v13:
==> flow/design.v (excerpt) <==
module alu16(clk, rst, a, b, ctrl, res, R15);
	input clk, rst;
	input [15:0] a, b;
	input [3:0] ctrl;
	output reg [15:0] res;
	output reg [15:0] R15;
	wire [15:0] alu_res, alu_R15;
	wire res_we, R15_we;
	ALU u_alu(.a(a), .b(b), .ctrl(ctrl), .res(alu_res), .R15(alu_R15), .res_we(res_we), .R15_we(R15_we));
	always @(posedge clk, negedge rst) begin
		if (~rst) begin
			res <= 16'h0000;
			R15 <= 16'h0000;
		end
		else begin
			if (res_we)
				res <= alu_res;
			if (R15_we)
				R15 <= alu_R15;
		end
	end
endmodule
Settings: LEC_CHECK=0, ABC_AREA=1, CAP_MARGIN=20, CORE_MARGIN=2, CORE_UTILIZATION=58, CTS_CLUSTER_DIAMETER=24, SETUP_SLACK_MARGIN=5.0, SLEW_MARGIN=20, TNS_END_PERCENT=5; clock period 21.5 ns.
run.sh (not shown) runs the stock make flow with config.mk's settings and CLKGATE_MAP_FILE=.
Final checks on v13, whose flow otherwise completed, came back failing, citing negative setup slack.
Input changes introduced in v6 (baseline for comparison: v13):
- changing CORE_UTILIZATION from 58 to 69
- changing CTS_CLUSTER_DIAMETER from 24 to 28
- removing ABC_AREA (formerly 1)
- setting CTS_CLUSTER_SIZE to 15 for the first time
- changing the clock period (ns, I/O delays scaled along) from 21.5 to 40.0
### Flow results
The lower actual slew at the worst max-slew pin of v6 and v13 is in v13.
Total power: v6 below v13
Summary: with v13 as the reference, placed instance count in v6 moved down by more than a quarter.
Critical path startpoint = a[7]: v13; critical path startpoint = b[1]: v6
v6 was carried through to the last stage, and its layout satisfied the timing, DRC and antenna checks.

* * *

Starting RTL as in the previous note.
==> flow/design.v (excerpt) <==
module alu16(clk, rst, a, b, ctrl, res, R15);
	input clk, rst;
	input [15:0] a, b;
	input [3:0] ctrl;
	output reg [15:0] res;
	output reg [15:0] R15;
	wire [15:0] alu_res, alu_R15;
	wire res_we, R15_we;
	ALU u_alu(.a(a), .b(b), .ctrl(ctrl), .res(alu_res), .R15(alu_R15), .res_we(res_we), .R15_we(R15_we));
	always @(posedge clk, negedge rst) begin
		if (~rst) begin
			res <= 16'h0000;
			R15 <= 16'h0000;
		end
		else begin
			if (res_we)
				res <= alu_res;
			if (R15_we)
				R15 <= alu_R15;
		end
	end
endmodule
Settings: LEC_CHECK=0, ABC_AREA=1, CAP_MARGIN=20, CELL_PAD_IN_SITES_DETAIL_PLACEMENT=0, CELL_PAD_IN_SITES_GLOBAL_PLACEMENT=1, CORE_ASPECT_RATIO=0.66, CORE_MARGIN=10, CORE_UTILIZATION=61, CTS_CLUSTER_DIAMETER=359, CTS_CLUSTER_SIZE=77, GPL_ROUTABILITY_DRIVEN=0, GPL_TIMING_DRIVEN=0, MAX_ROUTING_LAYER=met5, MIN_ROUTING_LAYER=met2, PLACE_DENSITY=0.76, SETUP_SLACK_MARGIN=5.0, SLEW_MARGIN=35, TNS_END_PERCENT=15; clock period 53.5 ns.
The baseline aborted during global routing (5_1_grt).
Change:
Settings changed: ABC_AREA 1 to default, CORE_ASPECT_RATIO 0.66 to default, CORE_MARGIN 10 to 3, CORE_UTILIZATION 61 to 48, CTS_CLUSTER_SIZE 77 to default, GPL_TIMING_DRIVEN 0 to default, MAX_ROUTING_LAYER met5 to met4, MIN_ROUTING_LAYER met2 to met1, SETUP_SLACK_MARGIN 5.0 to 0.3, SLEW_MARGIN 35 to 20, TNS_END_PERCENT 15 to 50.
Clock period 53.5 ns to 12.5 ns, I/O delays scaled along.
Now the flow completed, yet does not pass: setup timing.
Die size rises by 9.6%.
Synthesized cell count falls by 15%.
Synthesized area is about the same.
Change:
Settings changed: CELL_PAD_IN_SITES_DETAIL_PLACEMENT 0 to default, CELL_PAD_IN_SITES_GLOBAL_PLACEMENT 1 to default, CORE_MARGIN 3 to 2, CORE_UTILIZATION 48 to 25, CTS_CLUSTER_DIAMETER 359 to default, GPL_ROUTABILITY_DRIVEN 0 to default, MAX_ROUTING_LAYER met4 to default, MIN_ROUTING_LAYER met1 to default, PLACE_DENSITY 0.76 to default, SETUP_SLACK_MARGIN 0.3 to 1.0, TNS_END_PERCENT 50 to default.
Clock period 12.5 ns to 47.8 ns, I/O delays scaled along.
What happened:
- This time the run went through all stages and came out clean
- power goes down by about 80%
- via count goes down by about 17%
- final cell count goes down by about 7%
- sequential share of layout area goes up by 0.81 points
- setup slack gets better by 21 ns
Change:
Settings changed: CORE_UTILIZATION 25 to 71, PLACE_DENSITY_LB_ADDON from default to 0.0, SETUP_SLACK_MARGIN 1.0 to 5.0, TNS_END_PERCENT from default to 5.
Clock period 47.8 ns to 40.0 ns, I/O delays scaled along.
Result:
- The new run aborted during global routing (5_1_grt) with GRT-0232
- die area falls by well over a third
- synthesized cell count stays the same
- area after synthesis is unchanged
Change:
Settings changed: CORE_UTILIZATION 71 to 69, CTS_CLUSTER_DIAMETER from default to 219, CTS_CLUSTER_SIZE from default to 15, PLACE_DENSITY_LB_ADDON 0.0 to default, TNS_END_PERCENT 5 to default.
Effect: The changed run failed in global routing (5_1_grt) with GRT-0232. Synthesized cell count stays the same. Die size rises by 2.8%. Synthesized area is unchanged.
Change:
Settings changed: ABC_AREA from default to 1, CORE_UTILIZATION 69 to 57, CTS_CLUSTER_DIAMETER 219 to default, CTS_CLUSTER_SIZE 15 to default, GPL_TIMING_DRIVEN from default to 1, SETUP_SLACK_MARGIN 5.0 to 0.99.
Result: The changed run completed without violations. Area after synthesis stays flat. Die size went up by 21%. Synthesized cell count climbs by 17%.

* * *

Starting RTL as in the previous note.
Settings: LEC_CHECK=0, ABC_AREA=1, CAP_MARGIN=20, CELL_PAD_IN_SITES_DETAIL_PLACEMENT=0, CELL_PAD_IN_SITES_GLOBAL_PLACEMENT=3, CORE_ASPECT_RATIO=0.5, CORE_MARGIN=3, CORE_UTILIZATION=35, CTS_CLUSTER_DIAMETER=359, CTS_CLUSTER_SIZE=99, GPL_ROUTABILITY_DRIVEN=0, GPL_TIMING_DRIVEN=0, HOLD_SLACK_MARGIN=-0.08, MAX_ROUTING_LAYER=met4, MIN_ROUTING_LAYER=met1, PLACE_DENSITY_LB_ADDON=0.29, SETUP_SLACK_MARGIN=-2.0, SLEW_MARGIN=20, TNS_END_PERCENT=30; clock period 31.6 ns.
The first run finished but failed the layout checks on setup timing.
Change:
- ABC_AREA: 1 -> not set
- CELL_PAD_IN_SITES_GLOBAL_PLACEMENT: 3 -> 0
- CORE_ASPECT_RATIO: 0.5 -> not set
- CORE_UTILIZATION: 35 -> 58
- CTS_CLUSTER_SIZE: 99 -> not set
- GPL_TIMING_DRIVEN: 0 -> not set
- HOLD_SLACK_MARGIN: -0.08 -> not set
- PLACE_DENSITY: not set -> 0.76
- PLACE_DENSITY_LB_ADDON: 0.29 -> not set
- SETUP_SLACK_MARGIN: -2.0 -> 0.3
- TNS_END_PERCENT: 30 -> 50
- clock period: 31.6 -> 12.5 ns (I/O delays scaled with it)
Effect: With this change the flow stopped in global routing. Synthesized area stays flat. Die area went down by about 40%. Synthesized cell count fell by about 15%.
Change:
- CELL_PAD_IN_SITES_GLOBAL_PLACEMENT: 0 -> 1
- CORE_MARGIN: 3 -> 2
- CORE_UTILIZATION: 58 -> 55
- SETUP_SLACK_MARGIN: 0.3 -> 3.44
The new run finished with setup timing left; die size goes up by a few percent; synthesized cell count is unchanged; synthesized area does not change.
Change:
- CORE_ASPECT_RATIO: not set -> 0.66
- CORE_MARGIN: 2 -> 4
- CORE_UTILIZATION: 55 -> 31
- CTS_CLUSTER_SIZE: not set -> 36
- GPL_TIMING_DRIVEN: not set -> 0
- MIN_ROUTING_LAYER: met1 -> met2
- SETUP_SLACK_MARGIN: 3.44 -> 5.0
- SLEW_MARGIN: 20 -> 15
- TNS_END_PERCENT: 50 -> 15
- clock period: 12.5 -> 53.5 ns (I/O delays scaled with it)
Outcome:
- The new run died in global routing
- area after synthesis stays the same
- die size grows by 81%
- synthesized cell count is unchanged
Change:
- CELL_PAD_IN_SITES_GLOBAL_PLACEMENT: 1 -> 0
- CORE_ASPECT_RATIO: 0.66 -> not set
- CORE_MARGIN: 4 -> 3
- CORE_UTILIZATION: 31 -> 58
- CTS_CLUSTER_SIZE: 36 -> 84
- GPL_TIMING_DRIVEN: 0 -> not set
- MIN_ROUTING_LAYER: met2 -> met1
- SETUP_SLACK_MARGIN: 5.0 -> not set
- SLEW_MARGIN: 15 -> 20
- TNS_END_PERCENT: 15 -> 50
- clock period: 53.5 -> 31.6 ns (I/O delays scaled with it)
Outcome: The new run aborted during global routing; synthesized cell count stays the same; synthesized area is unchanged; die area is lower by 47%.
Power and IR drop assume default switching activity.
